==> run a: inputs <==
Design bopit, start of the top module:
module bopit(clk, rst, btnR, btnD, btnL, btnU, btnS, sw, seg, an, led, speaker 
    );
export LEC_CHECK = 0
export ABC_AREA = 1
export CAP_MARGIN = 0
export CELL_PAD_IN_SITES_DETAIL_PLACEMENT = 0
export CELL_PAD_IN_SITES_GLOBAL_PLACEMENT = 3
export CORE_MARGIN = 2
export CORE_UTILIZATION = 48
export CTS_CLUSTER_DIAMETER = 237
export GPL_ROUTABILITY_DRIVEN = 1
export MIN_ROUTING_LAYER = met2
export PLACE_DENSITY_LB_ADDON = 0.24
export SETUP_SLACK_MARGIN = 0.39
export SLEW_MARGIN = 25
export TNS_END_PERCENT = 30
create_clock -name core_clock -period 4.52 [get_ports {clk}]
run.sh (not shown) runs the stock make flow with config.mk's settings and CLKGATE_MAP_FILE=.
==> run b (differences from run a) <==
- ABC_AREA: 1 -> default
- CAP_MARGIN: 0 -> 20
- CELL_PAD_IN_SITES_DETAIL_PLACEMENT: 0 -> default
- CELL_PAD_IN_SITES_GLOBAL_PLACEMENT: 3 -> default
- CORE_UTILIZATION: 48 -> 40
- CTS_CLUSTER_DIAMETER: 237 -> default
- GPL_ROUTABILITY_DRIVEN: 1 -> default
- MIN_ROUTING_LAYER: met2 -> default
- PLACE_DENSITY_LB_ADDON: 0.24 -> default
- SETUP_SLACK_MARGIN: 0.39 -> default
- SLEW_MARGIN: 25 -> 20
- TNS_END_PERCENT: 30 -> default
==> flow/constraint.sdc (replaced) <==
create_clock -name core_clock -period 3.93 [get_ports {clk}]
set_input_delay 0.7860 -clock core_clock [delete_from_list [all_inputs] [get_ports {clk}]]
set_output_delay 0.7860 -clock core_clock [all_outputs]
set_load 0.01 [all_outputs]
==> out/qor.csv <==
metric;value;unit
status;did not finish;
Stop stage;global placement without I/O (3_1_place_gp_skip_io);
error message;[ERROR FLW-0024] Place density exceeds 1.0 (current PLACE_DENSITY_LB_ADDON =  0.24). Please check if the value of  PLACE_DENSITY_LB_ADDON is between 0 and 0.99.;
# Cells Yosys;1883;
Multiplexer share;0;
count leader, synth;nand2_1;
Cell area leaders;dfxtp_1, nand2_1, nor2_1;
Core Area;26700;sq um
XORs/XNORs by Area;0.0345;
cells after synthesis;1883;
The numbers above come from run a.

==> out/qor.csv <==
metric;value;unit
Core Area;28700;sq um
status;finished clean;
XORs/XNORs by Area;0.0450;
Multiplexer share;0.0307;
Cell area leaders;dfxtp_1, nand2_1, and2_1;
count leader, synth;dfxtp_1;
# Cells Yosys;1375;
The numbers above come from run b.


========
==> inputs of run G <==
bopit again, from the RTL that the note above started with.
// bopit
module bopit(clk, rst, btnR, btnD, btnL, btnU, btnS, sw, seg, an, led, speaker 
    );
Settings: LEC_CHECK=0, CAP_MARGIN=25, CELL_PAD_IN_SITES_GLOBAL_PLACEMENT=2, CORE_MARGIN=10, CORE_UTILIZATION=70, GPL_TIMING_DRIVEN=1, SETUP_SLACK_MARGIN=1.41, SLEW_MARGIN=40; clock period 10.0 ns.
==> run P (differences from run G) <==
Settings changed: CAP_MARGIN 25 to 20, CELL_PAD_IN_SITES_GLOBAL_PLACEMENT 2 to not set, CORE_MARGIN 10 to 2, CTS_CLUSTER_SIZE set to 24, GPL_TIMING_DRIVEN 1 to not set, SETUP_SLACK_MARGIN 1.41 to not set, SLEW_MARGIN 40 to 20.
==> flow/constraint.sdc (replaced) <==
create_clock -name core_clock -period 3.38 [get_ports {clk}]
set_input_delay 0.6760 -clock core_clock [delete_from_list [all_inputs] [get_ports {clk}]]
set_output_delay 0.6760 -clock core_clock [all_outputs]
set_load 0.01 [all_outputs]
==> comparison table <==
metric	run P	run G
Share of the yosys chip area belonging to registers	42.5%	42.5%
Synthesized area per cell	8.50 um^2	8.50 um^2
Top cell type's share of synthesized area	42.5%	42.5%
Number of nets at floorplan	1,412	1,412
Status	finished clean	aborted with a tool error
Failing step	-	global placement without I/O
Post-synth top flop	sky130_fd_sc_hd__dfxtp_1	sky130_fd_sc_hd__dfxtp_1
Fraction of registers with async set or reset after synthesis	0%	0%
Number of enable-type register cells in the synthesized netlist	0	0
Most popular library cell in the synthesized design by count	sky130_fd_sc_hd__dfxtp_1	sky130_fd_sc_hd__dfxtp_1
Cells after Synth	1,375	1,375
FP Rows	47	47
Area fraction in and, or, nand and nor cells	31.1%	31.1%
Xor/xnor share	4.50%	4.50%
Cell type with the largest total area	sky130_fd_sc_hd__dfxtp_1	sky130_fd_sc_hd__dfxtp_1
Die Height	133 um	149 um
Chip area estimate from yosys synthesis	11,700 um^2	11,700 um^2
Mux share	3.07%	3.07%
Register bit total from synthesis	248	248
Area fraction in full adders, half adders and majority gates	2.36%	2.36%
Share of synthesized cell area in and-or and or-and compound cells	12.6%	12.6%
Init Core Util	71.0%	71.0%
Core region area	16,500 um^2	16,500 um^2
Yosys Warn Count	6	6
Post-Synthesis Cell Area	11,700 um^2	11,700 um^2
Horizontal die dimension	133 um	149 um
Die area	17,700 um^2	22,300 um^2

========
==> 12-09: inputs <==
==> flow/design.v <==
`timescale 1ns / 1ps
module display7(clk, seg_number, an_number, seg, an, btnU
    );
    input clk, btnU;
    output reg [7:0] seg;
    output reg [3:0] an;
    input wire [3:0] seg_number;
    input wire [1:0] an_number;
    always @ (*)
    begin 
        case(seg_number)
            4'h0: seg = 8'b11000000;
            4'h1: seg = 8'b11111001;
            4'h2: seg = 8'b10100100;
            4'h3: seg = 8'b10110000;
            4'h4: seg = 8'b10011001;
            4'h5: seg = 8'b10010010;
            4'h6: seg = 8'b10000010;
            4'h7: seg = 8'b11111000;
            4'h8: seg = 8'b10000000;
            4'h9: seg = 8'b10010000;
            default: seg = 8'b00000000;
        endcase
        case(an_number)
            2'b00: an = 4'b0111;
            2'b01:
            begin
            an = 4'b1011;
            seg[7] = 0;
            end
            2'b10: an = 4'b1101;
            2'b11: an = 4'b1110;
            default: an = 4'b0000;
        endcase
     end 
endmodule
`timescale 1ns / 1ps
module notes(clk, rst, speaker, signal
    );
    input clk;
    input rst;
    input [1:0] signal;
    output reg speaker;
    reg [3:0] seg_number;
    reg [1:0] an_number;
    reg [7:0] counter;
    always @(posedge clk)
    begin
        if (rst)
        begin
            counter <= 0;
            speaker <= 0;
        end
        else if (signal == 2'b00)
        begin
            counter <= 0;
            speaker <= 0;
        end  
        else if (signal == 2'b01)
        begin
            if(counter==55) counter <= 0; else counter <= counter+1;
            speaker <= counter[5];
        end
        else  
        begin
            if(counter==221) counter <= 0; else counter <= counter+1;
            speaker <= counter[7];
        end
    end
endmodule
`timescale 1ns / 1ps
module randomNumber #(parameter BITS = 5)(
    input clk,
    input rst,
    output reg [4:0] data
    );
   reg [4:0] data_next;
   always @* begin
    data_next[4] = data[4]^data[1];
    data_next[3] = data[3]^data[0];
    data_next[2] = data[2]^data_next[4];
    data_next[1] = data[1]^data_next[3];
    data_next[0] = data[0]^data_next[2];
   end
   always @(posedge clk) begin
    if(rst)
        data <= 5'h1f;
    else
        data <= data_next;
   end
endmodule
`timescale 1ns / 1ps
module clock_1hz(clk, rst, clk_1hz
    );
    input clk;
    input rst;
    output clk_1hz;
    reg clk_1hz;
    reg [12:0] counter;
    always @ (posedge clk)
        if (rst)
            begin
                counter <= 0;
                clk_1hz <= 0;
            end
        else if (counter == 13'd4999)
            begin
                counter <= 0;
                clk_1hz <= 1;
            end
        else
            begin
                clk_1hz <= 0;
                counter <= counter + 1;
            end    
endmodule
`timescale 1ns / 1ps
module clock_500hz(clk, rst, clk_500hz
    );
    input clk;
    input rst;
    output clk_500hz;
    reg clk_500hz;
    reg [3:0] counter;
    always @ (posedge clk)
        begin
            if (rst)
            begin
                counter <= 0;
                clk_500hz <= 0;
            end
            else if (counter == 4'd9)
            begin
                counter <= 0;
                clk_500hz <= 1;
            end
            else
            begin
                clk_500hz <= 0;
                counter <= counter + 1;
            end    
        end
endmodule
`timescale 1ns / 1ps
module bopit(clk, rst, btnR, btnD, btnL, btnU, btnS, sw, seg, an, led, speaker 
    );
    input clk;
    input rst;
    input btnR, btnS, btnD, btnU, btnL;
    input [7:0] sw;
    output reg [7:0] led;
    output [7:0] seg;
    output [3:0] an;
    reg [3:0] seg_number;
    reg [1:0] an_number;
    wire clk_1hz;  
    wire clk_500hz;  
    wire [4:0] randomBop;  
    output wire speaker;
    reg [1:0] signal;  
    reg [7:0] ledCode;
    reg [3:0] bopCode; 
    reg [3:0] ones_seconds;
    reg [3:0] tens_seconds;
    reg [3:0] ones_score;
    reg [3:0] tens_score;
    integer an_toggle;
    integer an_index;
    integer gameOn;
    integer command_type;
    integer command_number;
    integer roundWon;
    integer roundDelay;
    integer fail_count;
    notes bop_notes(
        .clk(clk),
        .rst(rst),
        .signal(signal),
        .speaker(speaker)
    );
    randomNumber randomNum (
        .clk(clk),
        .rst(rst),
        .data(randomBop)
    );
    clock_1hz clock_1 (
		.clk(clk), 
		.rst(rst),
		.clk_1hz(clk_1hz)
	);
    clock_500hz clock_500 (
        .clk(clk),
        .rst(rst),
        .clk_500hz(clk_500hz)
    );
    display7 segmentDisplay (
            .clk(clk), 
            .seg_number(seg_number), 
            .an_number(an_number), 
            .seg(seg), 
            .an(an), 
            .btnU(btnU) 
    );
    always @ (posedge clk)
    if (rst)
    begin
        ones_seconds <= 0;
        tens_seconds <= 0;
        command_type <= 10;
        command_number <= 8;
        an_toggle <= 0;
        an_index <= 0;
        ones_score <= 0;
        tens_score <= 0;
        bopCode <= 0;
        ledCode <= 0;
        gameOn <= 1;
        roundWon <= 0;
        roundDelay <= 0;
        signal <= 0;
        fail_count <= 0;
        seg_number <= 0;
        an_number <= 0;
        led <= 0;
    end
    else
    begin
        if (btnS)
        begin
            roundWon <= 0;
            roundDelay <= 0;
            gameOn <= 1;
            ones_score <= 0;
            tens_score <= 0;
            ones_seconds <= 0;
            tens_seconds <= 0;
            bopCode <= randomBop % 12;
            fail_count <= 0;
        end
        if (!roundWon)
        begin
        case(bopCode)
            0:
            begin  
                if (sw[0])
                begin
                    roundWon <= 1;
                end
                else if(sw[7:0] || btnU || btnL || btnD || btnR)
                begin
                    gameOn <= 0;
                end
            end
            1:
            begin  
                if (sw[1])
                begin
                    roundWon <= 1;
                end
                else if(sw[7:0] || btnU || btnL || btnD || btnR)
                begin
                    gameOn <= 0;
                end
            end
            2:
            begin  
                if (sw[2])
                begin
                    roundWon <= 1;
                end
                else if(sw[7:0] || btnU || btnL || btnD || btnR)
                begin
                    gameOn <= 0;
                end
            end
            3:
            begin  
                if (sw[3])
                begin
                    roundWon <= 1;
                end
                else if(sw[7:0] || btnU || btnL || btnD || btnR)
                begin
                    gameOn <= 0;
                end
            end
            4:
            begin  
                if (sw[4])
                begin
                    roundWon <= 1;
                end
                else if(sw[7:0] || btnU || btnL || btnD || btnR)
                begin
                    gameOn <= 0;
                end
            end
            5:
            begin  
                if (sw[5])
                begin
                    roundWon <= 1;
                end
                else if(sw[7:0] || btnU || btnL || btnD || btnR)
                begin
                    gameOn <= 0;
                end
            end
            6:
            begin  
                if (sw[6])
                begin
                    roundWon <= 1;
                end
                else if(sw[7:0] || btnU || btnL || btnD || btnR)
                begin
                    gameOn <= 0;
                end
            end
            7:
            begin  
                if (sw[7])
                begin
                    roundWon <= 1;
                end
                else if(sw[7:0] || btnU || btnL || btnD || btnR)
                begin
                    gameOn <= 0;
                end
            end
            8:
            begin  
                if (btnU)
                begin
                    roundWon <= 1;
                end
                else if(sw[7:0] || btnU || btnL || btnD || btnR)
                begin
                    gameOn <= 0;
                end
            end
            9:
            begin  
                if (btnR)
                begin
                    roundWon <= 1;
                end
                else if(sw[7:0] || btnU || btnL || btnD || btnR)
                begin
                    gameOn <= 0;
                end
            end
            10:
            begin  
                if (btnD)
                begin
                    roundWon <= 1;
                end
                else if(sw[7:0] || btnU || btnL || btnD || btnR)
                begin
                    gameOn <= 0;
                end
            end
            11:
            begin  
                if (btnL)
                begin
                    roundWon <= 1;
                end
                else if(sw[7:0] || btnU || btnL || btnD || btnR)
                begin
                    gameOn <= 0;
                end
            end
        endcase
        end
        if (clk_1hz && gameOn)
        begin
            if (roundWon)
            begin
                if (roundDelay == 0)
                    signal <= 1;
                if (roundDelay == 1)
                    signal <= 0;
                if (roundDelay == 3)
                begin
                    roundWon <= 0;
                    roundDelay <= 0;
                    bopCode <= randomBop % 12;
                    if (ones_score == 4'b1001)
                    begin
                       ones_score <= 0; 
                       tens_score <= tens_score + 1;
                    end
                    else
                    begin
                       ones_score <= ones_score + 1;
                    end
                end
                else
                begin
                    roundDelay <= roundDelay + 1;
                end
                   ones_seconds <= 0;
                   tens_seconds <= 0;
            end
            else
            begin 
                ones_seconds <= ones_seconds + 1;
                if (ones_seconds == 4'b1001)
                begin
                    ones_seconds <= 0; 
                    tens_seconds <= tens_seconds + 1;
                end
            end
        end
        if (tens_seconds == 4'b0001)
        begin
            ones_seconds <= 0;
            tens_seconds <= 0;
            gameOn <= 0;
        end
        if (clk_500hz && gameOn)  
        begin
            an_index <= an_toggle % 4;
            case(an_index)
                0:
                begin
                    if (bopCode > 4'b0111)  
                    begin
                        seg_number <= 4'b1000;
                        ledCode <= 8'b00000000;
                        led [7:0] <= ledCode [7:0];
                    end
                    else  
                    begin
                        seg_number <= 4'b0101;
                        ledCode <= 8'b00000001 << (bopCode % 8);
                        led [7:0] <= ledCode [7:0];
                    end
                    an_number <= an_index;
                end
                1:
                begin
                    seg_number <= bopCode % 8; 
                    an_number <= an_index;
                end
                2:
                begin
                    seg_number <= tens_seconds;
                    an_number <= an_index;
                end
                3:
                begin
                    seg_number <= ones_seconds;
                    an_number <= an_index;                  
                end
                default:
                begin
                    seg_number <= 0;
                    an_number <= 0;
                end
            endcase
            an_toggle <= an_toggle + 1;
        end
        else if (clk_500hz && !gameOn)
        begin
            if (fail_count != 500)
            begin
                signal <= 2;
                fail_count <= fail_count + 1;
            end
            if (fail_count == 500)
                signal <= 0;
            an_index <= an_toggle % 4;
            case(an_index)
                0:
                begin
                    seg_number <= 0;
                    an_number <= an_index;
                end
                1:
                begin
                    seg_number <= 0;
                    an_number <= an_index;
                end
                2:
                begin
                    seg_number <= tens_score;
                    an_number <= an_index;
                end
                3:
                begin
                    seg_number <= ones_score;
                    an_number <= an_index;                  
                end
                default:
                begin
                    seg_number <= 0;
                    an_number <= 0;
                end
            endcase
            an_toggle <= an_toggle + 1;
        end
    end
endmodule
==> flow/run.sh <==
#!/bin/bash
# the make line also repeats each setting of config.mk as NAME=value (left out here)
make -C /OpenROAD-flow-scripts/flow DESIGN_CONFIG=/design/flow/config.mk WORK_HOME=/design/flow/orfs CLKGATE_MAP_FILE= finish
==> flow/config.mk <==
export PLATFORM = sky130hd
export DESIGN_NAME = bopit
export DESIGN_NICKNAME = bopit
export VERILOG_FILES = /design/flow/design.v
export SDC_FILE = /design/flow/constraint.sdc
export NUM_CORES = 4
export LEC_CHECK = 0
export ABC_AREA = 1
export CAP_MARGIN = 20
export CORE_MARGIN = 2
export CORE_UTILIZATION = 72
export CTS_CLUSTER_DIAMETER = 395
export CTS_CLUSTER_SIZE = 10
export SETUP_SLACK_MARGIN = 0.66
export SLEW_MARGIN = 20
export TNS_END_PERCENT = 5
==> flow/constraint.sdc <==
create_clock -name core_clock -period 2.26 [get_ports {clk}]
set_input_delay 0.4520 -clock core_clock [delete_from_list [all_inputs] [get_ports {clk}]]
set_output_delay 0.4520 -clock core_clock [all_outputs]
set_load 0.01 [all_outputs]
==> 08-18: changes against 12-09 <==
Settings changed: CTS_CLUSTER_DIAMETER 395 to 398, CTS_CLUSTER_SIZE 10 to default, SETUP_SLACK_MARGIN 0.66 to default, TNS_END_PERCENT 5 to default.
==> flow/constraint.sdc (replaced) <==
create_clock -name core_clock -period 2.34 [get_ports {clk}]
set_input_delay 0.4680 -clock core_clock [delete_from_list [all_inputs] [get_ports {clk}]]
set_output_delay 0.4680 -clock core_clock [all_outputs]
set_load 0.01 [all_outputs]
==> results.cfg <==
; physical design summary
[outcome]
status = complete, no violations

[layout]
clkCellAreaFrac = 0.0591
regArea_um2 = 4960
nets = 1936
comb_area_um2 = 6880

[timing]
slew_headroom = 0.575
rsz0062_at_grt = no

[worst_setup_path]
crit_buf_inv = 0
cp-endpoint = roundDelay[20]

[power]
clock_net_power_mw = 4.09
switchingPower_mw = 2.48
leakagePower_nw = 5.45

[clocking]
cts_resized = 0
The numbers above come from 08-18.

==> results.cfg <==
; physical design summary
[power]
pwr-share-seq = 0.470
leakagePower_nw = 5.83
switchingPower_mw = 2.54
clock_net_power_mw = 3.91

[outcome]
status = complete, no violations

[global_route]
grt_util_met3 = 0.0433

[clocking]
holdBufCountCts = 0

[layout]
nets = 1988
comb_area_um2 = 7230
regArea_um2 = 4990

[timing]
rsz0062_at_grt = yes

[worst_hold_path]
min_path_type = in -> reg

[routing]
drt_first_pass_iters = 9

[worst_setup_path]
cp.depth = 10
The numbers above come from 12-09.

Power is estimated from default activity; no workload was simulated.
